**design/flow/run.sh**
```bash
#!/bin/bash
# the make line also repeats each setting of config.mk as NAME=value (left out here)
make -C /OpenROAD-flow-scripts/flow DESIGN_CONFIG=/design/flow/config.mk WORK_HOME=/design/flow/orfs CLKGATE_MAP_FILE= finish
```
**design/flow/constraint.sdc**
```tcl
create_clock -name core_clock -period 19.3 [get_ports {clk}]
set_input_delay 3.8600 -clock core_clock [delete_from_list [all_inputs] [get_ports {clk}]]
set_output_delay 3.8600 -clock core_clock [all_outputs]
set_load 0.01 [all_outputs]
```
**design/flow/config.mk**
```make
export PLATFORM = sky130hd
export DESIGN_NAME = DCT_Custom_Instruction
export DESIGN_NICKNAME = DCT_Custom_Instruction
export VERILOG_FILES = /design/flow/design.v
export SDC_FILE = /design/flow/constraint.sdc
export NUM_CORES = 4
export LEC_CHECK = 0
export CAP_MARGIN = 30
export CELL_PAD_IN_SITES_GLOBAL_PLACEMENT = 2
export CORE_MARGIN = 9
export CORE_UTILIZATION = 20
export CTS_CLUSTER_SIZE = 77
export GPL_TIMING_DRIVEN = 0
export MAX_ROUTING_LAYER = met4
export MIN_ROUTING_LAYER = met1
export PLACE_DENSITY = 0.42
export SLEW_MARGIN = 30
```
**design/flow/design.v**
```verilog
module DCT_Component (
    input clk,
    input reset,
    input [3:0] address,
    input signed [31:0] writedata,
    input write,
    input read,
    input chipselect,
    output reg signed [31:0] readdata
);
    parameter signed [31:0] c1 = 1420;
    parameter signed [31:0] c2 = 1338;
    parameter signed [31:0] c3 = 1204;
    parameter signed [31:0] c5 = 805;
    parameter signed [31:0] c6 = 554;
    parameter signed [31:0] c7 = 283;
    parameter s1 = 3;
    parameter s2 = 10;
    parameter s3 = 13; 
    reg signed [31:0] data1, data2, data3, data4, data5, data6, data7, data8;
    wire signed [31:0] result1, result2, result3, result4, result5, result6, result7, result8;
    wire signed [31:0] result1_, result2_, result3_, result4_, result5_, result6_, result7_, result8_;
    wire signed [31:0] x0, x1, x2, x3, x4, x5, x6, x7, x8;
    wire signed [31:0] x5_out, x8_out, x7_out;
    DCT_Stage1 stage1(
        .data1(data1), .data2(data2), .data3(data3), .data4(data4),
        .data5(data5), .data6(data6), .data7(data7), .data8(data8),
        .x0(x0), .x1(x1), .x2(x2), .x3(x3), .x5(x5), .x6(x6), .x7(x7), .x8(x8)
    );
    DCT_Stage2 stage2(
        .x8(x8), .x5(x5), .x7(x7), .x6(x6),
        .x4(x4), .x5_out(x5_out), .x8_out(x8_out), .x7_out(x7_out)
    );
    DCT_Stage3 stage3(
        .x4(x4), .x5_out(x5_out),
        .result1(result1), .result5(result5)
    );
    DCT_Stage3Col stage3col(
        .x4(x4), .x5_out(x5_out),
        .result1_(result1_), .result5_(result5_)
    );
    DCT_Stage4 stage4(
        .x0(x0), .x1(x1), .x2(x2), .x3(x3), .x8_out(x8_out), .x7_out(x7_out),
        .result3(result3), .result7(result7), .result8(result8), .result6(result6), .result4(result4), .result2(result2)
    );
    DCT_Stage4Col stage4col(
        .x0(x0), .x1(x1), .x2(x2), .x3(x3), .x8_out(x8_out), .x7_out(x7_out),
        .result3_(result3_), .result7_(result7_), .result8_(result8_), .result6_(result6_), .result4_(result4_), .result2_(result2_)
    );
    always @(posedge clk or posedge reset) begin
        if (reset) begin
            data1 <= 0;
            data2 <= 0;
            data3 <= 0;
            data4 <= 0;
            data5 <= 0;
            data6 <= 0;
            data7 <= 0;
            data8 <= 0;
            readdata <= 0;
        end else begin
            if (write && chipselect) begin
                case (address)
                    4'b0000: data1 <= writedata;
                    4'b0001: data2 <= writedata;
                    4'b0010: data3 <= writedata;
                    4'b0011: data4 <= writedata;
                    4'b0100: data5 <= writedata;
                    4'b0101: data6 <= writedata;
                    4'b0110: data7 <= writedata;
                    4'b0111: data8 <= writedata;
                endcase
            end
            if (read && chipselect) begin
                case (address)
                    4'b0000: readdata <= result1;
                    4'b0001: readdata <= result2;
                    4'b0010: readdata <= result3;
                    4'b0011: readdata <= result4;
                    4'b0100: readdata <= result5;
                    4'b0101: readdata <= result6;
                    4'b0110: readdata <= result7;
                    4'b0111: readdata <= result8;
                    4'b1000: readdata <= result1_;
                    4'b1001: readdata <= result2_;
                    4'b1010: readdata <= result3_;
                    4'b1011: readdata <= result4_;
                    4'b1100: readdata <= result5_;
                    4'b1101: readdata <= result6_;
                    4'b1110: readdata <= result7_;
                    4'b1111: readdata <= result8_;
                endcase
            end
        end
    end
defparam stage4.c1 = c1;
defparam stage4.c2 = c2;
defparam stage4.c3 = c3;
defparam stage4.c5 = c5;
defparam stage4.c6 = c6;
defparam stage4.c7 = c7;
defparam stage4.s1 = s1;
defparam stage4.s2 = s2;
defparam stage4.s3 = s3;
defparam stage4col.c1 = c1;
defparam stage4col.c2 = c2;
defparam stage4col.c3 = c3;
defparam stage4col.c5 = c5;
defparam stage4col.c6 = c6;
defparam stage4col.c7 = c7;
defparam stage4col.s1 = s1;
defparam stage4col.s2 = s2;
defparam stage4col.s3 = s3;
defparam stage3col.s1 = s1;
defparam stage3col.s2 = s2;
defparam stage3col.s3 = s3;
endmodule
module DCT_Stage1(
    input signed [31:0] data1, data2, data3, data4, data5, data6, data7, data8,
    output reg signed [31:0] x0, x1, x2, x3, x5, x6, x7, x8
);
    always @(*) begin
        x8 = data1 + data8;
        x0 = data1 - data8;
        x7 = data2 + data7;
        x1 = data2 - data7;
        x6 = data3 + data6;
        x2 = data3 - data6;
        x5 = data4 + data5;
        x3 = data4 - data5;
    end
endmodule
module DCT_Stage2(
    input signed [31:0] x8, x5, x7, x6,
    output reg signed [31:0] x4, x5_out, x8_out, x7_out
);
    always @(*) begin
        x4 = x8 + x5;
        x8_out = x8 - x5;
        x5_out = x7 + x6;
        x7_out = x7 - x6;
    end
endmodule
module DCT_Stage3(
    input signed [31:0] x4, x5_out,
    output reg signed [31:0] result1, result5
);
    always @(*) begin
        result1 = x4 + x5_out;
        result5 = x4 - x5_out;
    end
endmodule
module DCT_Stage3Col(
    input signed [31:0] x4, x5_out,
    output reg signed [31:0] result1_, result5_
);
    parameter s1 = 3;
    parameter s2 = 10;
    parameter s3 = 13; 
    always @(*) begin
        result1_ = (x4 + x5_out) >>> s1;
        result5_ = (x4 - x5_out) >>> s1;
    end
endmodule
module DCT_Stage4(
    input signed [31:0] x0, x1, x2, x3, x8_out, x7_out,
    output reg signed [31:0] result3, result7, result8, result6, result4, result2
);
    parameter signed [31:0] c1 = 1420;
    parameter signed [31:0] c2 = 1338;
    parameter signed [31:0] c3 = 1204;
    parameter signed [31:0] c5 = 805;
    parameter signed [31:0] c6 = 554;
    parameter signed [31:0] c7 = 283;
    parameter s1 = 3;
    parameter s2 = 10;
    parameter s3 = 13; 
    always @(*) begin
        result3 = (x8_out * c2 + x7_out * c6) >>> s2;
        result7 = (x8_out * c6 - x7_out * c2) >>> s2;
        result8 = (x0 * c7 - x1 * c5 + x2 * c3 - x3 * c1) >>> s2;
        result6 = (x0 * c5 - x1 * c1 + x2 * c7 + x3 * c3) >>> s2;
        result4 = (x0 * c3 - x1 * c7 - x2 * c1 - x3 * c5) >>> s2;
        result2 = (x0 * c1 + x1 * c3 + x2 * c5 + x3 * c7) >>> s2;
    end
endmodule
module DCT_Stage4Col(
    input signed [31:0] x0, x1, x2, x3, x8_out, x7_out,
    output reg signed [31:0] result3_, result7_, result8_, result6_, result4_, result2_
);
    parameter signed [31:0] c1 = 1420;
    parameter signed [31:0] c2 = 1338;
    parameter signed [31:0] c3 = 1204;
    parameter signed [31:0] c5 = 805;
    parameter signed [31:0] c6 = 554;
    parameter signed [31:0] c7 = 283;
    parameter s1 = 3;
    parameter s2 = 10;
    parameter s3 = 13; 
    always @(*) begin
        result3_ = (x8_out * c2 + x7_out * c6) >>> s3;
        result7_ = (x8_out * c6 - x7_out * c2) >>> s3;
        result8_ = (x0 * c7 - x1 * c5 + x2 * c3 - x3 * c1) >>> s3;
        result6_ = (x0 * c5 - x1 * c1 + x2 * c7 + x3 * c3) >>> s3;
        result4_ = (x0 * c3 - x1 * c7 - x2 * c1 - x3 * c5) >>> s3;
        result2_ = (x0 * c1 + x1 * c3 + x2 * c5 + x3 * c7) >>> s3;
    end
endmodule
module DCT_Custom_Instruction(clk,
                              reset,
                              dataa,
                              n,
                              clk_en,
                              start,
							                done,
                              result);
parameter c1 = 1420;
parameter c2 = 1338;
parameter c3 = 1204;
parameter c5 = 805;
parameter c6 = 554;
parameter c7 = 283;
parameter s1 = 3;
parameter s2 = 10;
parameter s3 = 13;   
  input clk;
  input reset;
  input signed [31:0] dataa;  
  input [4:0] n;
  input clk_en;
  input start;
  output done;
  output signed [31:0] result;
  wire [3:0] address;
  wire write;
  wire read;
  reg done_delay;
  assign write = (n<8);
  assign read = (n>7);
 assign address = (n == 1) ? 4'b0001 :
                   (n == 2) ? 4'b0010 :
                   (n == 3) ? 4'b0011 :
                   (n == 4) ? 4'b0100 :
                   (n == 5) ? 4'b0101 :
                   (n == 6) ? 4'b0110 :
                   (n == 7) ? 4'b0111 :
                   (n == 8) ? 4'b0000 :
                   (n == 9) ? 4'b0001 :
                   (n == 10) ? 4'b0010 :
                   (n == 11) ? 4'b0011 :
                   (n == 12) ? 4'b0100 :
                   (n == 13) ? 4'b0101 :
                   (n == 14) ? 4'b0110 :
                   (n == 15) ? 4'b0111 :
                   (n == 16) ? 4'b1000 :
                   (n == 17) ? 4'b1001 :
                   (n == 18) ? 4'b1010 :
                   (n == 19) ? 4'b1011 :
                   (n == 20) ? 4'b1100 :
                   (n == 21) ? 4'b1101 :
                   (n == 22) ? 4'b1110 :
                   (n == 23) ? 4'b1111 : 4'b0000;
  assign done = (n>7)? done_delay : start;
  always @ (posedge clk or posedge reset)
  begin
  if (reset)
		done_delay <= 0;
  else
		done_delay <= start & read;
  end
  DCT_Component wrapper_wiring(.clk(clk),
                               .reset(reset),
                               .address(address),
                               .writedata(dataa),
                               .write(write & start),
                               .read(read),
                               .chipselect(clk_en),
                               .readdata(result));
defparam wrapper_wiring.c1 = c1;
defparam wrapper_wiring.c2 = c2;
defparam wrapper_wiring.c3 = c3;
defparam wrapper_wiring.c5 = c5;
defparam wrapper_wiring.c6 = c6;
defparam wrapper_wiring.c7 = c7;
defparam wrapper_wiring.s1 = s1;
defparam wrapper_wiring.s2 = s2;
defparam wrapper_wiring.s3 = s3;
endmodule
```
==> qor.csv, run 1 <==
stage,metric,value,unit
outcome,status,timing/DRC/antenna clean,
worst_setup_path,family with the most delay on the worst path,adder cells,
floorplan,floorplan utilization,20.09,%
worst_setup_path,Critical Path AT,18100,ps
grt,total grt overflow,0,
synthesis,Yosys Instances,12640,
synthesis,synth cell count leaders,"inv_1, ha_1, fa_1, xnor2_1, nor2_1",
clock_network,# clock sinks,289,
placement,Placed Instance Area,133500,µm²
grt,vias in the first global route,99300,
final_layout,NumNets Final,17130,
worst_setup_path,Crit path largest cell delay,780,ps
synthesis,Post-synth EDFFs,0,
synthesis,#FFs+latches synth,289,
hold_path,hold crit path type,reg -> reg,
run,tool warnings,348,
final_layout,fin area,135000,µm²
synthesis,"Chip Area, Yosys",117600,µm²
grt,Tot GR Track Use,19.25,%
placement,Placement Setup Slack,1557,ps
worst_setup_path,r2r worst-path depth,52,
grt,first-pass GRT wire length,804700,µm
final_timing,Hold Fails Final Rpt,0,
worst_setup_path,slowest CP cell,nor4_4,
worst_setup_path,R2R Path Start,wrapper_wiring.data6[0],
synthesis,Mapped Area,117600,µm²
worst_setup_path,Worst setup SP type,flip-flop,
grt,largest net degree at the start of global routing,76,
clock_network,# hold bufs at CTS,0,
clock_network,setup repair bufs after CTS,0,
synthesis,Adders+Majority by Area,55.27,%
synthesis,post-synthesis sequential area ratio,6.147,%
clock_network,CTS max path bufs,3,
drt,DR WL/cell,27.89,µm
worst_setup_path,"most used cell, CP",fa_1,
worst_setup_path,Setup crit end,wrapper_wiring.readdata[21],
drt,Remaining DRCs,0,
floorplan,die width,785.0,µm
floorplan,I/O pins,74,
synthesis,Top logic family,adder cells,
worst_setup_path,R2R Path End,wrapper_wiring.readdata[21],
final_timing,final clock skew,37.69,ps
synthesis,syn_nets,16750,
hold_path,worst hold start,wrapper_wiring.readdata[27],
drt,DR pass1 iterations,5,
synthesis,Mux area share,2.522,%
synthesis,"XOR Share, Synth",7.422,%
run,MaxCap Viol Count,0,
drt,vias,87890,
clock_network,number of buffers created by CTS,40,
synthesis,top cells by area,"fa_1, ha_1, inv_1, dfrtp_1, xnor2_1",
final_timing,Least-Margin Pin Slew,1147,ps
worst_setup_path,endpoint class of the critical path,flip-flop,
floorplan,die area,616200,µm²
final_timing,setup slack after layout,1770,ps
worst_setup_path,Crit Path Category,reg -> reg,
worst_setup_path,Buf/Inv on CP,7,
synthesis,Yosys top cell by area,fa_1,
placement,DP HPWL,530100,µm
synthesis,syn_area_per_cell,9.311,µm²
final_timing,RSZ-0062 raised after global routing,no,
final_timing,hold slack,500.7,ps
hold_path,WHS Endpoint,wrapper_wiring.readdata[27],
grt,initial antenna violation count,54,
synthesis,dominant register cell,dfrtp_1,
placement,GP Congestion,0.8515,
synthesis,"Distinct cells, synth",101,
synthesis,and+or+nand+nor area frac,7.312,%
placement,Buffers on Ports,71,
final_timing,fin crit period,17530,ps
synthesis,Syn Inst Count,12640,
clock_network,clock root buffer,clkbuf_16,
clock_network,Insertion Delay late pin,670,ps
final_timing,Final setup viols,0,
clock_network,H-tree depth,2,
drt,DR vias/cell,4.215,
clock_network,CTS resizes,0,
floorplan,die height,785.0,µm
drt,WL final,581500,µm
final_timing,Peak Freq,0.05705,GHz
worst_setup_path,Levels on crit path,52,
worst_setup_path,Worst Path Required,19870,ps
worst_setup_path,Crit. Startpoint,wrapper_wiring.data6[0],
worst_setup_path,"Max FO, Critical Path",10,
synthesis,Synth Area in Compound Gates,10.81,%
synthesis,yosys warns,8,
drt,drt first-iter violations,3872,
floorplan,num rows,281,
synthesis,asr flop ratio synth,100.0,%
final_timing,relative slew slack,22.70,%
drt,final antenna-violating net count,0,
final_timing,cycle use final,90.83,%
clock_network,"CTS clk-pin slew, worst paths",80,ps
final_timing,Pins Over Slew Limit,0,
synthesis,"count leader, synth",inv_1,
clock_network,CTS tree,done,
final_layout,Final Util,23.05,%
floorplan,core area,585700,µm²
hold_path,WHS Path Cells,1,
synthesis,top area contributor share,31.82,%
final_layout,Syn-to-layout area delta,14.77,%
worst_setup_path,worst reg-to-reg setup slack,1770,ps
## per-stage QoR
step,std cells,TNS (ps)
4_1_cts,20830,0
6_report,20850,0
2_1_floorplan,12640,0
3_3_place_gp,20490,-14400
5_1_grt,20830,0
3_5_place_dp,20750,0
## metal layers
metal  global-route usage, %  part of all wire [%]  vias to the layer above
li1                        -                     -                    41260
met1                   25.42                    47                    45440
met2                   33.17                    49                      874
met3                  0.9175                   1.9                      311
met4                   3.050                   1.8                        0
met5                       -                     0                        -
## layout make-up
type                       instances  area [µm²]
timing repair buffer             334        3955
tap                             7782        9737
clock inverter                    20       277.8
multi-input combinational       9059      100300
inverter                        3098       11640
antenna                           25       62.56
buffer                           190       768.2
fill                           64780      450700
clock buffer                      54        1094
sequential                       289        7232
==> inputs of run 2 (changes only) <==
CAP_MARGIN = 35   (was 30)
CELL_PAD_IN_SITES_GLOBAL_PLACEMENT = 1   (was 2)
CORE_MARGIN = 2   (was 9)
CORE_UTILIZATION = 45   (was 20)
CTS_CLUSTER_DIAMETER = 200   (was default)
CTS_CLUSTER_SIZE = default   (was 77)
GPL_ROUTABILITY_DRIVEN = 1   (was default)
MAX_ROUTING_LAYER = default   (was met4)
PLACE_DENSITY = default   (was 0.42)
PLACE_DENSITY_LB_ADDON = 0.14   (was default)
SLEW_MARGIN = 0   (was 30)
clock period = 21.7 ns   (was 19.3 ns; I/O delays follow)
==> qor.csv, run 2 <==
stage,metric,value,unit
final_timing,setup TNS,0,ps
final_timing,fin crit period,17580,ps
synthesis,Mux area share,2.522,%
run,MaxCap Viol Count,0,
placement,DP HPWL,409300,µm
floorplan,core area,259700,µm²
floorplan,floorplan utilization,45.30,%
final_timing,RSZ-0062 raised after global routing,no,
worst_setup_path,"most used cell, CP",fa_1,
worst_setup_path,"Max FO, Critical Path",10,
floorplan,die height,515.3,µm
worst_setup_path,family with the most delay on the worst path,adder cells,
synthesis,"Chip Area, Yosys",117600,µm²
synthesis,Adders+Majority by Area,55.27,%
synthesis,"Distinct cells, synth",101,
final_timing,relative slew slack,21.59,%
synthesis,yosys warns,8,
run,tool warnings,351,
final_timing,Final setup viols,0,
hold_path,worst hold start,wrapper_wiring.readdata[14],
synthesis,syn_area_per_cell,9.311,µm²
final_timing,setup slack after layout,4118,ps
drt,final antenna-violating net count,0,
synthesis,synth cell count leaders,"inv_1, ha_1, fa_1, xnor2_1, nor2_1",
final_timing,final clock skew,31.58,ps
worst_setup_path,R2R Path End,wrapper_wiring.readdata[31],
worst_setup_path,Buf/Inv on CP,7,
grt,vias in the first global route,96740,
placement,Placement Setup Slack,4547,ps
drt,DR vias/cell,5.612,
clock_network,# hold bufs at CTS,0,
synthesis,Mapped Area,117600,µm²
clock_network,number of buffers created by CTS,36,
synthesis,top area contributor share,31.82,%
worst_setup_path,R2R Path Start,wrapper_wiring.data6[0],
synthesis,dominant register cell,dfrtp_1,
hold_path,WHS Path Cells,2,
worst_setup_path,Levels on crit path,52,
drt,drt first-iter violations,6794,
synthesis,and+or+nand+nor area frac,7.312,%
synthesis,Post-synth EDFFs,0,
drt,WL final,459500,µm
worst_setup_path,Setup crit end,wrapper_wiring.readdata[31],
final_timing,Peak Freq,0.05688,GHz
worst_setup_path,endpoint class of the critical path,flip-flop,
worst_setup_path,worst reg-to-reg setup slack,4120,ps
worst_setup_path,Worst Path Required,22190,ps
floorplan,die width,515.3,µm
clock_network,# clock sinks,289,
worst_setup_path,Crit. Startpoint,wrapper_wiring.data6[0],
synthesis,syn_nets,16750,
clock_network,Insertion Delay late pin,610,ps
synthesis,#FFs+latches synth,289,
final_timing,Least-Margin Pin Slew,1176,ps
final_layout,Syn-to-layout area delta,8.669,%
grt,total grt overflow,0,
synthesis,Top logic family,adder cells,
synthesis,"XOR Share, Synth",7.422,%
drt,Remaining DRCs,0,
clock_network,"CTS clk-pin slew, worst paths",60,ps
worst_setup_path,slowest CP cell,a41oi_1,
synthesis,Synth Area in Compound Gates,10.81,%
worst_setup_path,Crit path largest cell delay,730,ps
clock_network,H-tree depth,2,
grt,initial antenna violation count,19,
clock_network,CTS resizes,0,
synthesis,"count leader, synth",inv_1,
hold_path,hold crit path type,reg -> reg,
final_timing,Hold Fails Final Rpt,0,
placement,GP Congestion,0.9918,
clock_network,CTS max path bufs,3,
grt,Tot GR Track Use,34.74,%
synthesis,Yosys Instances,12640,
hold_path,WHS Endpoint,wrapper_wiring.readdata[14],
synthesis,Yosys top cell by area,fa_1,
synthesis,Syn Inst Count,12640,
clock_network,CTS tree,done,
final_layout,tally of filler cells in the layout,24580,
synthesis,top cells by area,"fa_1, ha_1, inv_1, dfrtp_1, xnor2_1",
floorplan,num rows,187,
final_layout,NumNets Final,17110,
grt,largest net degree at the start of global routing,119,
outcome,status,timing/DRC/antenna clean,
drt,DR WL/cell,27.99,µm
drt,DR pass1 iterations,6,
final_timing,Pins Over Slew Limit,0,
worst_setup_path,Crit Path Category,reg -> reg,
synthesis,post-synthesis sequential area ratio,6.147,%
synthesis,asr flop ratio synth,100.0,%
final_layout,Final Util,49.23,%
drt,vias,92140,
worst_setup_path,r2r worst-path depth,52,
final_timing,cycle use final,81.02,%
placement,Buffers on Ports,71,
clock_network,clock root buffer,clkbuf_16,
clock_network,setup repair bufs after CTS,0,
floorplan,die area,265600,µm²
worst_setup_path,Critical Path AT,18070,ps
grt,first-pass GRT wire length,663500,µm
floorplan,I/O pins,74,
worst_setup_path,Worst setup SP type,flip-flop,
[run 2: metrics by stage]
stage	std cells	hold slack, ps	instance area (µm²)
6_report	16420	469.0	127800
5_1_grt	16420	515.7	127800
4_1_cts	16410	477.0	127800
3_5_place_dp	16350	464.3	126600
3_3_place_gp	16110	449.3	122600
2_1_floorplan	12640	499.4	117600
[run 2: final cells by class]
class	instances	area [µm²]	share of cell area (%)
multi-input combinational	9059	99040	77.47
inverter	3098	11640	9.102
sequential	289	7232	5.657
tap	3402	4257	3.329
timing repair buffer	317	3754	2.936
clock buffer	47	1022	0.7996
buffer	190	744.5	0.5823
clock inverter	14	153.9	0.1204
antenna	4	10.01	0.007829
[run 2: per-layer routing]
metal | routed length [µm] | vias to the layer above | global-route usage (%)
li1 | - | 41190 | -
met1 | 198900 | 47310 | 46.81
met2 | 211100 | 2888 | 56.79
met3 | 26960 | 740 | 4.078
met4 | 22470 | 12 | 13.90
met5 | 85 | - | 0
==> inputs of run 3 (changes only) <==
CAP_MARGIN = 15   (was 35)
CELL_PAD_IN_SITES_GLOBAL_PLACEMENT = default   (was 1)
CORE_UTILIZATION = 72   (was 45)
CTS_CLUSTER_DIAMETER = default   (was 200)
CTS_CLUSTER_SIZE = 34   (was default)
GPL_ROUTABILITY_DRIVEN = default   (was 1)
GPL_TIMING_DRIVEN = 1   (was 0)
HOLD_SLACK_MARGIN = 0.25   (was default)
MAX_ROUTING_LAYER = met5   (was default)
MIN_ROUTING_LAYER = default   (was met1)
PLACE_DENSITY = 0.71   (was default)
PLACE_DENSITY_LB_ADDON = default   (was 0.14)
SETUP_SLACK_MARGIN = 2.69   (was default)
SLEW_MARGIN = 20   (was 0)
clock period = 13.8 ns   (was 21.7 ns; I/O delays follow)
==> qor.csv, run 3 <==
stage,metric,value,unit
worst_setup_path,Worst setup SP type,flip-flop,
placement,Buffers on Ports,73,
synthesis,syn_nets,16750,
final_timing,final clock skew,48.34,ps
clock_network,# clock sinks,289,
final_timing,Pins Over Slew Limit,0,
run,MaxCap Viol Count,0,
outcome,SO Faults,setup timing,
clock_network,CTS tree,done,
final_timing,Hold Fails Final Rpt,0,
worst_setup_path,Worst Path Required,14310,ps
drt,Remaining DRCs,0,
drt,DR pass1 iterations,7,
drt,met2 wire length,188100,µm
synthesis,#FFs+latches synth,289,
grt,Tot GR Track Use,52.45,%
clock_network,number of buffers created by CTS,30,
grt,first-pass GRT wire length,646100,µm
final_timing,Least-Margin Pin Slew,1387,ps
synthesis,Top logic family,adder cells,
run,tool warnings,361,
synthesis,Mapped Area,117600,µm²
synthesis,yosys warns,8,
synthesis,"count leader, synth",inv_1,
drt,vias,101000,
outcome,status,finished with violations,
synthesis,"XOR Share, Synth",7.422,%
synthesis,top area contributor share,31.82,%
synthesis,top cells by area,"fa_1, ha_1, inv_1, dfrtp_1, xnor2_1",
worst_setup_path,Setup crit end,wrapper_wiring.readdata[23],
worst_setup_path,R2R Path Start,wrapper_wiring.data6[1],
final_timing,fin crit period,13880,ps
floorplan,die width,408.2,µm
hold_path,hold crit path type,reg -> reg,
placement,GP Congestion,1.119,
synthesis,and+or+nand+nor area frac,7.312,%
synthesis,asr flop ratio synth,100.0,%
synthesis,Yosys top cell by area,fa_1,
synthesis,Mux area share,2.522,%
synthesis,Yosys Instances,12640,
worst_setup_path,Levels on crit path,58,
synthesis,"Distinct cells, synth",101,
clock_network,"CTS clk-pin slew, worst paths",70,ps
drt,DR vias/cell,6.529,
worst_setup_path,slowest CP cell,fa_1,
clock_network,clock root buffer,clkbuf_16,
synthesis,synth cell count leaders,"inv_1, ha_1, fa_1, xnor2_1, nor2_1",
synthesis,Adders+Majority by Area,55.27,%
synthesis,syn_area_per_cell,9.311,µm²
worst_setup_path,Crit Path Category,reg -> reg,
final_timing,Final setup viols,8,
placement,Placement Setup Slack,-316.9,ps
final_timing,Peak Freq,0.07205,GHz
final_layout,Syn-to-layout area delta,10.78,%
floorplan,die area,166700,µm²
drt,final antenna-violating net count,0,
drt,WL final,443400,µm
hold_path,worst hold start,wrapper_wiring.readdata[3],
synthesis,post-synthesis sequential area ratio,6.147,%
synthesis,dominant register cell,dfrtp_1,
worst_setup_path,R2R Path End,wrapper_wiring.readdata[23],
drt,M1 WL,143400,µm
synthesis,Synth Area in Compound Gates,10.81,%
clock_network,# hold bufs at CTS,0,
final_timing,relative slew slack,6.839,%
drt,drt first-iter violations,10490,
worst_setup_path,r2r worst-path depth,58,
floorplan,floorplan utilization,72.36,%
worst_setup_path,"most used cell, CP",fa_1,
drt,WL met3,66190,µm
worst_setup_path,Crit path largest cell delay,590,ps
drt,top sig layer,met5,
worst_setup_path,"Max FO, Critical Path",8,
grt,vias in the first global route,107800,
grt,largest net degree at the start of global routing,167,
clock_network,H-tree depth,1,
floorplan,die height,408.2,µm
placement,DP HPWL,372800,µm
worst_setup_path,endpoint class of the critical path,flip-flop,
worst_setup_path,worst reg-to-reg setup slack,-80,ps
worst_setup_path,family with the most delay on the worst path,adder cells,
synthesis,Syn Inst Count,12640,
floorplan,num rows,148,
drt,DR WL/cell,28.66,µm
hold_path,WHS Endpoint,wrapper_wiring.readdata[3],
hold_path,WHS Path Cells,2,
final_timing,RSZ-0062 raised after global routing,yes,
final_layout,NumNets Final,17370,
floorplan,I/O pins,74,
final_timing,cycle use final,100.6,%
synthesis,"Chip Area, Yosys",117600,µm²
worst_setup_path,Buf/Inv on CP,11,
synthesis,Post-synth EDFFs,0,
clock_network,Insertion Delay late pin,670,ps
clock_network,CTS max path bufs,3,
worst_setup_path,Critical Path AT,14390,ps
worst_setup_path,Crit. Startpoint,wrapper_wiring.data6[1],
final_timing,setup slack after layout,-79.00,ps
grt,initial antenna violation count,37,
floorplan,core area,162600,µm²
grt,total grt overflow,0,
-- run 3: area by class of cell --
class / instances / area (µm²)
clock buffers: 37 / 817.0
multi-input cells: 9059 / 101400
clock inverters: 18 / 178.9
repair buffers: 771 / 6307
well taps: 2175 / 2721
inverters: 3098 / 11640
flip-flops and latches: 289 / 7232
fillers: 10100 / 32250
diodes: 25 / 62.56
-- run 3: timing repair --
action                     in CTS  in global routing
cloned                          0                  0
setup buffers                  40                 34
setup endpoints to repair      32                 32
pin swaps                     113                 99
gates resized                 258                191
-- run 3: through the flow --
stage               hold WS, ps  instances  TNS, ps  utilization [%]  area (µm²)
floorplan                 499.4      12640        0                -      118200
global placement          452.5      15320    -1127            77.52      126000
detailed placement        462.5      15320    -3325            77.53      126100
CTS                       485.4      15410        0            79.25      128800
global route              508.4      15460    -5103            80.14      130300
finish                    480.6      15470   -261.5            80.16      130300
-- run 3: layer usage --
metal	up-vias	GRT usage, %
li1	41740	-
met3	2946	22.43
met5	-	3.046
met1	49180	58.53
met2	7117	80.31
met4	40	37.39
==> inputs of run 4 (changes only) <==
ABC_AREA = 1   (was default)
CAP_MARGIN = 20   (was 15)
CTS_CLUSTER_DIAMETER = 268   (was default)
CTS_CLUSTER_SIZE = default   (was 34)
GPL_TIMING_DRIVEN = default   (was 1)
HOLD_SLACK_MARGIN = default   (was 0.25)
MAX_ROUTING_LAYER = met4   (was met5)
PLACE_DENSITY = default   (was 0.71)
PLACE_DENSITY_LB_ADDON = 0.01   (was default)
SETUP_SLACK_MARGIN = 3.84   (was 2.69)
TNS_END_PERCENT = 40   (was default)
clock period = 15.2 ns   (was 13.8 ns; I/O delays follow)
==> qor.csv, run 4 <==
stage,metric,value,unit
synthesis,post-synthesis sequential area ratio,5.888,%
floorplan,die area,173900,µm²
placement,DP HPWL,457500,µm
floorplan,I/O pins,74,
floorplan,floorplan utilization,72.48,%
synthesis,"Chip Area, Yosys",122800,µm²
synthesis,Post-synth EDFFs,0,
clock_network,clock root buffer,clkbuf_16,
synthesis,top area contributor share,30.48,%
synthesis,#FFs+latches synth,289,
placement,GP Congestion,1.374,
clock_network,# clock sinks,289,
synthesis,syn_area_per_cell,8.201,µm²
outcome,error msg,[ERROR GRT-0116] Global routing finished with congestion. Check the congestion regions in the DRC Viewer.,
floorplan,core area,169500,µm²
synthesis,Adders+Majority by Area,52.94,%
synthesis,Top logic family,adder cells,
synthesis,Synth Area in Compound Gates,9.786,%
synthesis,yosys warns,8,
synthesis,"Distinct cells, synth",79,
floorplan,die width,417.0,µm
clock_network,H-tree depth,2,
synthesis,syn_nets,19090,
synthesis,synth cell count leaders,"inv_1, ha_1, nand2_1, fa_1, a21oi_1",
synthesis,dominant register cell,dfrtp_1,
outcome,status,did not finish,
synthesis,Mux area share,0.4217,%
clock_network,number of buffers created by CTS,39,
synthesis,Syn Inst Count,14980,
floorplan,num rows,151,
floorplan,die height,417.0,µm
synthesis,Yosys Instances,14980,
placement,Buffers on Ports,73,
placement,Placed Instances,17240,
synthesis,asr flop ratio synth,100.0,%
synthesis,Yosys top cell by area,fa_1,
clock_network,# hold bufs at CTS,0,
synthesis,top cells by area,"fa_1, ha_1, inv_1, nand2_1, dfrtp_1",
clock_network,CTS max path bufs,3,
synthesis,and+or+nand+nor area frac,12.46,%
synthesis,"XOR Share, Synth",5.983,%
grt,total grt overflow,101,
synthesis,"count leader, synth",inv_1,
outcome,failing step,5_1_grt,
synthesis,Mapped Area,122800,µm²
grt,Tot GR Track Use,70.69,%
## run 4: routing by layer
| metal | global-route usage [%] | GRT overflow |
|---|---|---|
| met1 | 75.60 | 2 |
| met2 | 86.22 | 50 |
| met3 | 49.38 | 3 |
| met4 | 60.02 | 46 |
| met5 | - | - |
## run 4: repair_timing
action / in CTS
resized: 436
endpoints found under the hold margin: 0
buffers inserted: 147
pin swaps: 110
setup endpoints to repair: 31
## run 4: stage by stage
step,setup slack [ps],cell area (µm²),hold slack (ps)
4_1_cts,3232,131900,495.2
2_1_floorplan,3842,123000,473.2
3_5_place_dp,1426,127200,477.3
3_3_place_gp,1467,127100,481.5
==> inputs of run 5 (changes only) <==
CORE_UTILIZATION = 70   (was 72)
CTS_CLUSTER_DIAMETER = 322   (was 268)
MAX_ROUTING_LAYER = default   (was met4)
PLACE_DENSITY_LB_ADDON = default   (was 0.01)
SETUP_SLACK_MARGIN = default   (was 3.84)
TNS_END_PERCENT = default   (was 40)
clock period = 8.8 ns   (was 15.2 ns; I/O delays follow)
==> qor.csv, run 5 <==
stage,metric,value,unit
synthesis,synth cell count leaders,"inv_1, ha_1, nand2_1, fa_1, a21oi_1",
placement,GP Congestion,1.291,
synthesis,Adders+Majority by Area,52.94,%
synthesis,syn_area_per_cell,8.201,µm²
synthesis,top area contributor share,30.48,%
synthesis,Post-synth EDFFs,0,
outcome,failing step,5_1_grt,
synthesis,"Distinct cells, synth",79,
synthesis,Mapped Area,122800,µm²
floorplan,die height,422.9,µm
synthesis,Top logic family,adder cells,
synthesis,Syn Inst Count,14980,
synthesis,yosys warns,8,
floorplan,num rows,153,
synthesis,Yosys top cell by area,fa_1,
synthesis,Yosys Instances,14980,
placement,Buffers on Ports,73,
synthesis,and+or+nand+nor area frac,12.46,%
placement,DP HPWL,503600,µm
synthesis,top cells by area,"fa_1, ha_1, inv_1, nand2_1, dfrtp_1",
clock_network,number of buffers created by CTS,37,
outcome,status,did not finish,
clock_network,CTS max path bufs,3,
floorplan,floorplan utilization,70.59,%
grt,Tot GR Track Use,113.8,%
floorplan,core area,174000,µm²
floorplan,die area,178800,µm²
placement,Placed Instance Area,156300,µm²
synthesis,"XOR Share, Synth",5.983,%
clock_network,clock root buffer,clkbuf_16,
synthesis,post-synthesis sequential area ratio,5.888,%
synthesis,asr flop ratio synth,100.0,%
clock_network,H-tree depth,2,
synthesis,#FFs+latches synth,289,
outcome,error msg,[ERROR GRT-0116] Global routing finished with congestion. Check the congestion regions in the DRC Viewer.,
synthesis,Synth Area in Compound Gates,9.786,%
synthesis,"count leader, synth",inv_1,
synthesis,"Chip Area, Yosys",122800,µm²
floorplan,I/O pins,74,
synthesis,Mux area share,0.4217,%
synthesis,dominant register cell,dfrtp_1,
floorplan,die width,422.9,µm
grt,total grt overflow,35300,
synthesis,syn_nets,19090,
clock_network,# clock sinks,289,
## run 5: metal layers
| metal | GRT overflow | global-route usage (%) |
|---|---|---|
| met1 | 11970 | 121.0 |
| met2 | 15030 | 128.0 |
| met3 | 4352 | 101.9 |
| met4 | 3482 | 89.69 |
| met5 | 465 | 90.27 |
## run 5: per-stage QoR
stage / instances / TNS (ps) / setup WS (ps) / hold slack, ps / utilization [%]
after detailed placement: 21050 / -117400 / -4229 / 464.6 / 89.81
after floorplan: 14980 / -57020 / -2301 / 473.2 / -
after CTS: 21250 / -87160 / -3197 / 482.0 / 94.07
after global placement: 21050 / -101890 / -3661 / 470.0 / 89.81
## run 5: repair_timing
item | CTS
hold buffers | 0
gates resized | 952
pin swaps | 467
endpoints found under the setup margin | 32
gates cloned | 1
buffers inserted | 151
==> inputs of run 6 (changes only) <==
ABC_AREA = default   (was 1)
CORE_UTILIZATION = 72   (was 70)
CTS_CLUSTER_DIAMETER = default   (was 322)
PLACE_DENSITY = 0.39   (was default)
clock period = 22.2 ns   (was 8.8 ns; I/O delays follow)
==> qor.csv, run 6 <==
stage,metric,value,unit
grt,total grt overflow,0,
grt,initial antenna violation count,29,
synthesis,syn_nets,16750,
worst_setup_path,slowest CP cell,xnor2_1,
final_layout,Syn-to-layout area delta,5.084,%
worst_setup_path,Crit Path Category,reg -> reg,
grt,largest net degree at the start of global routing,119,
worst_setup_path,Crit. Startpoint,wrapper_wiring.data2[0],
clock_network,H-tree depth,1,
floorplan,floorplan utilization,72.36,%
drt,DR WL/cell,28.47,µm
worst_setup_path,endpoint class of the critical path,flip-flop,
synthesis,asr flop ratio synth,100.0,%
run,MaxCap Viol Count,0,
final_timing,Final setup viols,0,
grt,vias in the first global route,100000,
grt,Tot GR Track Use,51.74,%
drt,DR vias/cell,6.430,
synthesis,Adders+Majority by Area,55.27,%
final_timing,cycle use final,72.68,%
worst_setup_path,"most used cell, CP",fa_1,
worst_setup_path,R2R Path Start,wrapper_wiring.data2[0],
placement,GP Congestion,1.097,
final_timing,Hold Fails Final Rpt,0,
worst_setup_path,r2r worst-path depth,55,
clock_network,CTS tree,done,
worst_setup_path,worst reg-to-reg setup slack,6070,ps
synthesis,Mux area share,2.522,%
synthesis,"XOR Share, Synth",7.422,%
synthesis,"count leader, synth",inv_1,
clock_network,number of buffers created by CTS,30,
floorplan,die height,408.2,µm
final_timing,fin crit period,16130,ps
clock_network,CTS resizes,0,
clock_network,clock root buffer,clkbuf_16,
hold_path,hold crit path type,reg -> reg,
worst_setup_path,"Max FO, Critical Path",11,
worst_setup_path,Worst Path Required,22720,ps
clock_network,# clock sinks,289,
synthesis,Mapped Area,117600,µm²
final_timing,setup TNS,0,ps
synthesis,dominant register cell,dfrtp_1,
final_timing,final clock skew,45.15,ps
drt,drt first-iter violations,12000,
synthesis,top area contributor share,31.82,%
clock_network,CTS max path bufs,3,
drt,DR pass1 iterations,14,
synthesis,Yosys Instances,12640,
floorplan,die width,408.2,µm
final_layout,multi-input logic area,98600,µm²
final_timing,Pins Over Slew Limit,0,
outcome,status,timing/DRC/antenna clean,
final_layout,NumNets Final,16870,
final_timing,RSZ-0062 raised after global routing,no,
synthesis,syn_area_per_cell,9.311,µm²
worst_setup_path,R2R Path End,wrapper_wiring.readdata[30],
hold_path,worst hold start,wrapper_wiring.data2[31],
grt,first-pass GRT wire length,634200,µm
synthesis,top cells by area,"fa_1, ha_1, inv_1, dfrtp_1, xnor2_1",
clock_network,# hold bufs at CTS,0,
worst_setup_path,family with the most delay on the worst path,adder cells,
drt,final antenna-violating net count,0,
clock_network,setup repair bufs after CTS,0,
hold_path,WHS Path Cells,1,
synthesis,Top logic family,adder cells,
placement,DP HPWL,363000,µm
synthesis,Yosys top cell by area,fa_1,
final_timing,Least-Margin Pin Slew,1330,ps
synthesis,synth cell count leaders,"inv_1, ha_1, fa_1, xnor2_1, nor2_1",
final_timing,Peak Freq,0.06198,GHz
synthesis,"Distinct cells, synth",101,
final_layout,sequential cell area,7232,µm²
drt,Remaining DRCs,0,
placement,Buffers on Ports,73,
final_layout,Final Util,76.04,%
worst_setup_path,Levels on crit path,55,
final_layout,tally of filler cells in the layout,11430,
worst_setup_path,Setup crit end,wrapper_wiring.readdata[30],
worst_setup_path,Critical Path AT,16650,ps
synthesis,Post-synth EDFFs,0,
worst_setup_path,Buf/Inv on CP,8,
synthesis,#FFs+latches synth,289,
final_timing,relative slew slack,10.67,%
synthesis,and+or+nand+nor area frac,7.312,%
run,tool warnings,354,
floorplan,core area,162600,µm²
floorplan,I/O pins,74,
synthesis,post-synthesis sequential area ratio,6.147,%
synthesis,Syn Inst Count,12640,
floorplan,die area,166700,µm²
synthesis,yosys warns,8,
synthesis,Synth Area in Compound Gates,10.81,%
drt,vias,96390,
drt,WL final,426800,µm
clock_network,"CTS clk-pin slew, worst paths",70,ps
worst_setup_path,Crit path largest cell delay,720,ps
clock_network,Insertion Delay late pin,650,ps
synthesis,"Chip Area, Yosys",117600,µm²
worst_setup_path,Worst setup SP type,flip-flop,
floorplan,num rows,148,
hold_path,WHS Endpoint,wrapper_wiring.data2[31],
run 6: final cells by class:
cell class | instances | share of cell area [%]
clock inverters | 18 | 0.1812
multi-input cells | 9059 | 79.76
diodes | 35 | 0.07084
inverters | 3098 | 9.412
flip-flops and latches | 289 | 5.850
repair buffers | 278 | 1.855
clock buffers | 38 | 0.6720
well taps | 2175 | 2.201
run 6: stage by stage:
| stage | setup WS, ps | hold WS (ps) | cell area [µm²] | instances |
|---|---|---|---|---|
| 3_5_place_dp | 6624 | 495.9 | 122400 | 14900 |
| 4_1_cts | 6544 | 531.7 | 123400 | 14950 |
| 3_3_place_gp | 6805 | 470.8 | 122400 | 14900 |
| 6_report | 6066 | 537.2 | 123600 | 14990 |
| 2_1_floorplan | 8993 | 499.4 | 117600 | 12640 |
| 5_1_grt | 5606 | 540.3 | 123600 | 14970 |
run 6: layer usage:
| layer | up-vias | GRT usage, % | part of all wire (%) | routed length [µm] |
|---|---|---|---|---|
| met5 | - | 0 | 0.023 | 99 |
| met4 | 16 | 46.67 | 12 | 51030 |
| met3 | 1940 | 16.01 | 13 | 54870 |
| met2 | 6543 | 71.57 | 40 | 169300 |
| met1 | 47090 | 64.86 | 36 | 151500 |
| li1 | 40800 | - | - | - |
==> inputs of run 7 (changes only) <==
CAP_MARGIN = 15   (was 20)
CORE_MARGIN = 3   (was 2)
CTS_CLUSTER_SIZE = 34   (was default)
GPL_TIMING_DRIVEN = 1   (was default)
HOLD_SLACK_MARGIN = 0.25   (was default)
MAX_ROUTING_LAYER = met5   (was default)
PLACE_DENSITY = default   (was 0.39)
SETUP_SLACK_MARGIN = -0.74   (was default)
clock period = 10.6 ns   (was 22.2 ns; I/O delays follow)
==> qor.csv, run 7 <==
stage,metric,value,unit
placement,Placement Setup Slack,-3858,ps
grt,Tot GR Track Use,72.95,%
outcome,status,did not finish,
synthesis,Post-synth EDFFs,0,
synthesis,Syn Inst Count,12640,
synthesis,"Chip Area, Yosys",117600,µm²
floorplan,floorplan utilization,72.85,%
outcome,error msg,[ERROR GRT-0116] Global routing finished with congestion. Check the congestion regions in the DRC Viewer.,
synthesis,"Distinct cells, synth",101,
clock_network,# clock sinks,289,
floorplan,I/O pins,74,
synthesis,Mux area share,2.522,%
synthesis,and+or+nand+nor area frac,7.312,%
synthesis,top cells by area,"fa_1, ha_1, inv_1, dfrtp_1, xnor2_1",
floorplan,die width,410.2,µm
placement,Buffers on Ports,73,
synthesis,syn_area_per_cell,9.311,µm²
synthesis,"count leader, synth",inv_1,
floorplan,core area,161500,µm²
outcome,failing step,5_1_grt,
synthesis,yosys warns,8,
synthesis,Yosys top cell by area,fa_1,
placement,DP HPWL,424200,µm
synthesis,"XOR Share, Synth",7.422,%
synthesis,Top logic family,adder cells,
synthesis,syn_nets,16750,
synthesis,Synth Area in Compound Gates,10.81,%
synthesis,asr flop ratio synth,100.0,%
synthesis,synth cell count leaders,"inv_1, ha_1, fa_1, xnor2_1, nor2_1",
floorplan,num rows,147,
synthesis,post-synthesis sequential area ratio,6.147,%
floorplan,die height,410.2,µm
synthesis,Mapped Area,117600,µm²
synthesis,Adders+Majority by Area,55.27,%
floorplan,die area,168300,µm²
clock_network,H-tree depth,1,
clock_network,number of buffers created by CTS,31,
clock_network,CTS max path bufs,3,
placement,Placed Instances,17720,
synthesis,top area contributor share,31.82,%
synthesis,dominant register cell,dfrtp_1,
placement,GP Congestion,1.167,
synthesis,Yosys Instances,12640,
grt,total grt overflow,5,
clock_network,clock root buffer,clkbuf_16,
synthesis,#FFs+latches synth,289,
[run 7: routing by layer]
layer / global-route usage [%] / overflow
met1: 70.79 / 0
met2: 90.15 / 3
met3: 59.04 / 0
met4: 69.84 / 2
met5: 45.46 / 0
[run 7: repair_timing]
action,CTS
buffers inserted,57
gates resized,232
setup endpoints to repair,29
hold buffers,0
pin swaps,114
hold endpoints to repair,0
[run 7: per-stage QoR]
step           instance area [µm²]  utilization [%]
4_1_cts                     147100            91.11
3_5_place_dp                144500            89.51
3_3_place_gp                144500            89.51
2_1_floorplan               118200                -
==> inputs of run 8 (changes only) <==
ABC_AREA = 1   (was default)
CAP_MARGIN = 20   (was 15)
CELL_PAD_IN_SITES_DETAIL_PLACEMENT = 2   (was default)
CORE_ASPECT_RATIO = 0.57   (was default)
CORE_UTILIZATION = 28   (was 72)
GPL_ROUTABILITY_DRIVEN = 0   (was default)
HOLD_SLACK_MARGIN = 0.13   (was 0.25)
MAX_ROUTING_LAYER = met4   (was met5)
MIN_ROUTING_LAYER = met2   (was default)
PLACE_DENSITY_LB_ADDON = 0.21   (was default)
SETUP_SLACK_MARGIN = 0.81   (was -0.74)
SLEW_MARGIN = 5   (was 20)
TNS_END_PERCENT = 25   (was default)
clock period = 13.3 ns   (was 10.6 ns; I/O delays follow)
==> qor.csv, run 8 <==
stage,metric,value,unit
clock_network,CTS max path bufs,3,
floorplan,I/O pins,74,
floorplan,die height,506.1,µm
synthesis,dominant register cell,dfrtp_1,
synthesis,#FFs+latches synth,289,
synthesis,syn_nets,19090,
synthesis,"Distinct cells, synth",79,
grt,total grt overflow,12830,
synthesis,synth cell count leaders,"inv_1, ha_1, nand2_1, fa_1, a21oi_1",
outcome,error msg,[ERROR GRT-0116] Global routing finished with congestion. Check the congestion regions in the DRC Viewer.,
outcome,failing step,5_1_grt,
floorplan,die width,883.3,µm
synthesis,Synth Area in Compound Gates,9.786,%
floorplan,die area,447000,µm²
synthesis,Mapped Area,122800,µm²
clock_network,# hold bufs at CTS,0,
grt,Tot GR Track Use,76.63,%
clock_network,number of buffers created by CTS,31,
synthesis,Top logic family,adder cells,
synthesis,Yosys top cell by area,fa_1,
synthesis,Post-synth EDFFs,0,
synthesis,asr flop ratio synth,100.0,%
outcome,status,did not finish,
synthesis,Yosys Instances,14980,
synthesis,"Chip Area, Yosys",122800,µm²
synthesis,post-synthesis sequential area ratio,5.888,%
floorplan,core area,434000,µm²
clock_network,H-tree depth,1,
synthesis,Mux area share,0.4217,%
synthesis,yosys warns,8,
synthesis,Adders+Majority by Area,52.94,%
placement,Placed Instances,21660,
placement,Buffers on Ports,73,
clock_network,clock root buffer,clkbuf_16,
synthesis,Syn Inst Count,14980,
synthesis,and+or+nand+nor area frac,12.46,%
synthesis,top area contributor share,30.48,%
synthesis,"XOR Share, Synth",5.983,%
clock_network,# clock sinks,289,
floorplan,floorplan utilization,28.30,%
placement,DP HPWL,680400,µm
synthesis,top cells by area,"fa_1, ha_1, inv_1, nand2_1, dfrtp_1",
synthesis,"count leader, synth",inv_1,
synthesis,syn_area_per_cell,8.201,µm²
floorplan,num rows,182,
==> run 8: per-layer routing <==
metal / global-route usage, % / GRT overflow
met1: - / -
met2: 75.69 / 132
met3: 99.56 / 12620
met4: 41.07 / 74
met5: - / -
==> run 8: through the flow <==
stage	setup TNS, ps	hold slack [ps]	worst slack [ps]	instance area [µm²]
2_1_floorplan	0	473.2	1352	122800
3_3_place_gp	-2945	472.2	-259.8	138900
4_1_cts	0	490.6	734.4	141300
3_5_place_dp	-4821	471.6	-382.4	139000
==> run 8: timing repair <==
item,CTS
buffers inserted,34
pin swaps,76
setup endpoints to repair,29
endpoints found under the hold margin,0
gates resized,235
==> inputs of run 9 (changes only) <==
ABC_AREA = default   (was 1)
CAP_MARGIN = 15   (was 20)
CELL_PAD_IN_SITES_DETAIL_PLACEMENT = default   (was 2)
CORE_ASPECT_RATIO = default   (was 0.57)
CORE_MARGIN = 2   (was 3)
CORE_UTILIZATION = 72   (was 28)
GPL_ROUTABILITY_DRIVEN = default   (was 0)
HOLD_SLACK_MARGIN = 0.25   (was 0.13)
MAX_ROUTING_LAYER = met5   (was met4)
MIN_ROUTING_LAYER = default   (was met2)
PLACE_DENSITY = 0.71   (was default)
PLACE_DENSITY_LB_ADDON = default   (was 0.21)
SETUP_SLACK_MARGIN = -0.78   (was 0.81)
SLEW_MARGIN = 20   (was 5)
TNS_END_PERCENT = default   (was 25)
clock period = 10.8 ns   (was 13.3 ns; I/O delays follow)
==> qor.csv, run 9 <==
stage,metric,value,unit
synthesis,synth cell count leaders,"inv_1, ha_1, fa_1, xnor2_1, nor2_1",
synthesis,Yosys Instances,12640,
placement,Placed Instances,17670,
synthesis,"XOR Share, Synth",7.422,%
floorplan,num rows,148,
placement,GP Congestion,1.230,
synthesis,asr flop ratio synth,100.0,%
placement,Buffers on Ports,73,
synthesis,post-synthesis sequential area ratio,6.147,%
synthesis,Syn Inst Count,12640,
outcome,status,did not finish,
placement,Placed Instance Area,144000,µm²
clock_network,H-tree depth,2,
synthesis,Top logic family,adder cells,
floorplan,die height,408.2,µm
synthesis,#FFs+latches synth,289,
floorplan,I/O pins,74,
floorplan,die width,408.2,µm
floorplan,core area,162600,µm²
clock_network,CTS max path bufs,3,
floorplan,die area,166700,µm²
synthesis,"Distinct cells, synth",101,
grt,total grt overflow,4,
synthesis,dominant register cell,dfrtp_1,
synthesis,syn_area_per_cell,9.311,µm²
synthesis,syn_nets,16750,
grt,Tot GR Track Use,69.90,%
clock_network,clock root buffer,clkbuf_16,
outcome,failing step,5_1_grt,
synthesis,Mux area share,2.522,%
synthesis,Adders+Majority by Area,55.27,%
synthesis,Post-synth EDFFs,0,
synthesis,yosys warns,8,
synthesis,Synth Area in Compound Gates,10.81,%
clock_network,# hold bufs at CTS,0,
clock_network,# clock sinks,289,
synthesis,and+or+nand+nor area frac,7.312,%
synthesis,Yosys top cell by area,fa_1,
synthesis,Mapped Area,117600,µm²
outcome,error msg,[ERROR GRT-0116] Global routing finished with congestion. Check the congestion regions in the DRC Viewer.,
floorplan,floorplan utilization,72.36,%
placement,DP HPWL,421300,µm
synthesis,top cells by area,"fa_1, ha_1, inv_1, dfrtp_1, xnor2_1",
synthesis,"Chip Area, Yosys",117600,µm²
clock_network,number of buffers created by CTS,35,
synthesis,"count leader, synth",inv_1,
synthesis,top area contributor share,31.82,%
## run 9: what timing repair did
item / in CTS
endpoints found under the setup margin: 28
setup buffers: 50
hold endpoints to repair: 0
gates resized: 254
pin swaps: 154
## run 9: per-stage QoR
step	utilization [%]	setup WS (ps)	TNS [ps]	hold slack [ps]
floorplan	-	-1761	-29660	499.4
global placement	88.58	-3115	-65900	478.0
detailed placement	88.58	-3578	-78830	480.7
CTS	90.29	-3103	-65380	505.2
## run 9: per-layer routing
layer / global-route usage (%) / GRT overflow
met4: 70.42 / 3
met1: 68.47 / 0
met3: 51.04 / 0
met2: 89.24 / 1
met5: 34.25 / 0
==> inputs of run 10 (changes only) <==
CAP_MARGIN = 20   (was 15)
CORE_UTILIZATION = 57   (was 72)
CTS_CLUSTER_SIZE = default   (was 34)
GPL_TIMING_DRIVEN = default   (was 1)
HOLD_SLACK_MARGIN = default   (was 0.25)
MAX_ROUTING_LAYER = default   (was met5)
PLACE_DENSITY = default   (was 0.71)
SETUP_SLACK_MARGIN = default   (was -0.78)
clock period = 10.5 ns   (was 10.8 ns; I/O delays follow)
==> qor.csv, run 10 <==
stage,metric,value,unit
final_timing,relative slew slack,21.59,%
run,tool warnings,359,
drt,drt first-iter violations,10410,
clock_network,CTS tree,done,
drt,Remaining DRCs,0,
final_timing,final clock skew,33.38,ps
synthesis,Syn Inst Count,12640,
clock_network,H-tree depth,1,
clock_network,CTS max path bufs,3,
placement,Placed Instances,18400,
drt,DR pass1 iterations,8,
synthesis,asr flop ratio synth,100.0,%
synthesis,dominant register cell,dfrtp_1,
final_timing,Peak Freq,0.07168,GHz
final_layout,Layout Cells excl Fill,18580,
floorplan,num rows,166,
worst_setup_path,Levels on crit path,53,
synthesis,Post-synth EDFFs,0,
synthesis,Top logic family,adder cells,
hold_path,WHS Path Cells,1,
synthesis,Mux area share,2.522,%
grt,Tot GR Track Use,47.69,%
worst_setup_path,worst reg-to-reg setup slack,-3450,ps
drt,WL final,506500,µm
synthesis,syn_nets,16750,
clock_network,Insertion Delay late pin,660,ps
floorplan,core area,204800,µm²
grt,total grt overflow,0,
final_layout,Final Util,74.00,%
final_layout,Syn-to-layout area delta,28.82,%
synthesis,top area contributor share,31.82,%
worst_setup_path,Critical Path AT,14460,ps
synthesis,"count leader, synth",inv_1,
drt,vias,109800,
clock_network,number of buffers created by CTS,31,
synthesis,Adders+Majority by Area,55.27,%
synthesis,Yosys Instances,12640,
worst_setup_path,Crit path largest cell delay,560,ps
drt,DR WL/cell,27.26,µm
floorplan,die area,210100,µm²
worst_setup_path,endpoint class of the critical path,flip-flop,
grt,initial antenna violation count,43,
clock_network,clock root buffer,clkbuf_16,
worst_setup_path,slowest CP cell,fa_1,
worst_setup_path,R2R Path End,wrapper_wiring.readdata[23],
grt,largest net degree at the start of global routing,140,
floorplan,floorplan utilization,57.45,%
final_timing,fin crit period,13950,ps
final_timing,Hold Fails Final Rpt,0,
synthesis,"Chip Area, Yosys",117600,µm²
final_timing,setup TNS,-83570,ps
worst_setup_path,r2r worst-path depth,53,
worst_setup_path,R2R Path Start,wrapper_wiring.data2[1],
synthesis,and+or+nand+nor area frac,7.312,%
drt,DR vias/cell,5.909,
worst_setup_path,Worst Path Required,11010,ps
synthesis,Mapped Area,117600,µm²
grt,vias in the first global route,117400,
worst_setup_path,"Max FO, Critical Path",8,
clock_network,# clock sinks,289,
floorplan,I/O pins,74,
final_layout,NumNets Final,19970,
synthesis,Yosys top cell by area,fa_1,
synthesis,top cells by area,"fa_1, ha_1, inv_1, dfrtp_1, xnor2_1",
worst_setup_path,Crit. Startpoint,wrapper_wiring.data2[1],
hold_path,worst hold start,wrapper_wiring.readdata[18],
final_timing,Final setup viols,32,
synthesis,Synth Area in Compound Gates,10.81,%
synthesis,post-synthesis sequential area ratio,6.147,%
synthesis,"XOR Share, Synth",7.422,%
worst_setup_path,family with the most delay on the worst path,adder cells,
floorplan,die width,458.3,µm
outcome,status,finished with violations,
floorplan,die height,458.3,µm
run,MaxCap Viol Count,0,
synthesis,#FFs+latches synth,289,
worst_setup_path,Crit Path Category,reg -> reg,
final_timing,Pins Over Slew Limit,0,
grt,first-pass GRT wire length,731100,µm
final_timing,RSZ-0062 raised after global routing,yes,
clock_network,"CTS clk-pin slew, worst paths",80,ps
outcome,SO Faults,setup timing,
worst_setup_path,Setup crit end,wrapper_wiring.readdata[23],
worst_setup_path,"most used cell, CP",fa_1,
synthesis,syn_area_per_cell,9.311,µm²
placement,GP Congestion,1.117,
worst_setup_path,Buf/Inv on CP,6,
synthesis,yosys warns,8,
hold_path,hold crit path type,reg -> reg,
drt,final antenna-violating net count,0,
clock_network,# hold bufs at CTS,0,
synthesis,synth cell count leaders,"inv_1, ha_1, fa_1, xnor2_1, nor2_1",
final_timing,cycle use final,132.9,%
hold_path,WHS Endpoint,wrapper_wiring.readdata[18],
final_timing,setup slack after layout,-3451,ps
placement,Buffers on Ports,73,
worst_setup_path,Worst setup SP type,flip-flop,
placement,DP HPWL,436600,µm
final_timing,Least-Margin Pin Slew,1168,ps
synthesis,"Distinct cells, synth",101,
-- run 10: layout make-up --
cell class	instances	area (µm²)
Clock buffer	36	814.5
Tap cell	2688	3363
Clock inverter	18	267.8
Fill cell	14550	53240
Sequential cell	289	7232
Timing Repair Buffer	3370	26520
Inverter	3098	11650
Multi-Input combinational cell	9059	101600
Antenna cell	24	60.06
-- run 10: metal layers --
metal | vias up | GRT usage [%] | wire, µm
met5 | - | 0 | 209
met4 | 32 | 30.20 | 43370
met3 | 2252 | 17.73 | 67720
met2 | 6478 | 73.12 | 216500
met1 | 54090 | 56.52 | 178600
li1 | 46950 | - | -
-- run 10: what timing repair did --
| action | CTS | global route |
|---|---|---|
| gates resized | 367 | 239 |
| cloned | 0 | 0 |
| setup buffers | 84 | 40 |
| setup endpoints to repair | 32 | 32 |
| pin swaps | 185 | 173 |
-- run 10: per-stage QoR --
stage                     hold WS (ps)  setup slack, ps  area [µm²]
after floorplan                  499.4            -2061      118200
final                            501.6            -3451      151600
after CTS                        498.5            -3164      150100
after global routing             515.3            -3832      151500
after global placement           462.6            -3428      146600
after detailed placement         472.3            -3694      146600
==> inputs of run 11 (changes only) <==
CAP_MARGIN = 0   (was 20)
CELL_PAD_IN_SITES_GLOBAL_PLACEMENT = 3   (was default)
CORE_UTILIZATION = 40   (was 57)
CTS_CLUSTER_DIAMETER = 95   (was default)
CTS_CLUSTER_SIZE = 10   (was default)
PLACE_DENSITY_LB_ADDON = 0.05   (was default)
SETUP_SLACK_MARGIN = -0.96   (was default)
TNS_END_PERCENT = 15   (was default)
clock period = 16.0 ns   (was 10.5 ns; I/O delays follow)
==> qor.csv, run 11 <==
stage,metric,value,unit
worst_setup_path,Crit path largest cell delay,590,ps
floorplan,num rows,199,
drt,DR vias/cell,5.421,
floorplan,core area,293300,µm²
synthesis,Yosys top cell by area,fa_1,
synthesis,Mapped Area,117600,µm²
clock_network,CTS max path bufs,3,
final_layout,NumNets Final,17010,
final_timing,Final setup viols,0,
synthesis,top cells by area,"fa_1, ha_1, inv_1, dfrtp_1, xnor2_1",
worst_setup_path,family with the most delay on the worst path,adder cells,
synthesis,Synth Area in Compound Gates,10.81,%
final_timing,final clock skew,44.23,ps
drt,final antenna-violating net count,0,
worst_setup_path,Setup crit end,wrapper_wiring.readdata[20],
final_timing,fin crit period,15660,ps
drt,met2 wire length,231800,µm
grt,largest net degree at the start of global routing,119,
synthesis,post-synthesis sequential area ratio,6.147,%
synthesis,Syn Inst Count,12640,
final_timing,hold slack,481.9,ps
drt,Remaining DRCs,0,
synthesis,Post-synth EDFFs,0,
final_timing,Least-Margin Pin Slew,1273,ps
grt,initial antenna violation count,36,
worst_setup_path,Worst Path Required,16520,ps
worst_setup_path,Critical Path AT,16180,ps
drt,DR pass1 iterations,6,
synthesis,dominant register cell,dfrtp_1,
drt,WL final,491900,µm
final_timing,Hold Fails Final Rpt,0,
synthesis,Top logic family,adder cells,
hold_path,WHS Path Cells,1,
drt,drt first-iter violations,6669,
final_timing,relative slew slack,14.26,%
worst_setup_path,Crit. Startpoint,wrapper_wiring.data6[1],
grt,first-pass GRT wire length,699100,µm
placement,Buffers on Ports,73,
floorplan,die width,546.3,µm
worst_setup_path,Buf/Inv on CP,8,
synthesis,"XOR Share, Synth",7.422,%
synthesis,"Chip Area, Yosys",117600,µm²
drt,M1 WL,218800,µm
hold_path,hold crit path type,reg -> reg,
synthesis,yosys warns,8,
worst_setup_path,R2R Path Start,wrapper_wiring.data6[1],
run,MaxCap Viol Count,0,
floorplan,die height,546.3,µm
placement,DP HPWL,437900,µm
clock_network,setup repair bufs after CTS,0,
clock_network,Insertion Delay late pin,630,ps
clock_network,# hold bufs at CTS,0,
floorplan,I/O pins,74,
worst_setup_path,Worst setup SP type,flip-flop,
worst_setup_path,"most used cell, CP",fa_1,
worst_setup_path,Crit Path Category,reg -> reg,
placement,Placed Instances,16770,
grt,vias in the first global route,97580,
grt,Tot GR Track Use,32.86,%
synthesis,top area contributor share,31.82,%
worst_setup_path,slowest CP cell,xnor2_1,
hold_path,worst hold start,wrapper_wiring.readdata[1],
worst_setup_path,Levels on crit path,55,
hold_path,WHS Endpoint,wrapper_wiring.readdata[1],
clock_network,"CTS clk-pin slew, worst paths",70,ps
grt,total grt overflow,0,
worst_setup_path,endpoint class of the critical path,flip-flop,
synthesis,syn_area_per_cell,9.311,µm²
synthesis,Mux area share,2.522,%
synthesis,Adders+Majority by Area,55.27,%
synthesis,synth cell count leaders,"inv_1, ha_1, fa_1, xnor2_1, nor2_1",
drt,top sig layer,met5,
clock_network,# clock sinks,289,
synthesis,syn_nets,16750,
clock_network,number of buffers created by CTS,37,
worst_setup_path,worst reg-to-reg setup slack,340,ps
final_timing,Peak Freq,0.06388,GHz
synthesis,"Distinct cells, synth",101,
synthesis,"count leader, synth",inv_1,
synthesis,asr flop ratio synth,100.0,%
placement,GP Congestion,0.9920,
final_timing,cycle use final,97.85,%
synthesis,Yosys Instances,12640,
final_timing,Pins Over Slew Limit,0,
outcome,status,timing/DRC/antenna clean,
clock_network,clock root buffer,clkbuf_16,
floorplan,die area,298500,µm²
drt,DR WL/cell,29.23,µm
drt,WL met3,25460,µm
synthesis,#FFs+latches synth,289,
clock_network,H-tree depth,2,
final_layout,Syn-to-layout area delta,7.867,%
worst_setup_path,R2R Path End,wrapper_wiring.readdata[20],
floorplan,floorplan utilization,40.11,%
final_layout,Layout Cells excl Fill,16830,
worst_setup_path,"Max FO, Critical Path",5,
synthesis,and+or+nand+nor area frac,7.312,%
run,tool warnings,354,
clock_network,CTS resizes,0,
drt,vias,91250,
clock_network,CTS tree,done,
worst_setup_path,r2r worst-path depth,55,
[run 11: layout make-up]
class	instances	area [µm²]
multi-input combinational	9059	98790
sequential	289	7232
clock buffer	39	964.7
antenna	16	40.04
timing repair buffer	404	3241
clock inverter	7	97.59
tap	3919	4903
fill	29330	166400
inverter	3098	11640
[run 11: layer usage]
metal	up-vias	global-route usage [%]
met4	8	9.046
li1	40980	-
met2	2455	55.17
met5	-	0
met1	47260	45.03
met3	544	3.095
[run 11: metrics by stage]
stage | setup slack [ps] | TNS [ps] | cell area [µm²] | util [%]
final | 344.7 | 0 | 126900 | 43.27
after global placement | 487.9 | 0 | 125800 | 42.88
after floorplan | 2793 | 0 | 117600 | -
after CTS | 441.4 | 0 | 126800 | 43.25
after global routing | -274.9 | -2660 | 126900 | 43.26
after detailed placement | 480.2 | 0 | 125800 | 42.88
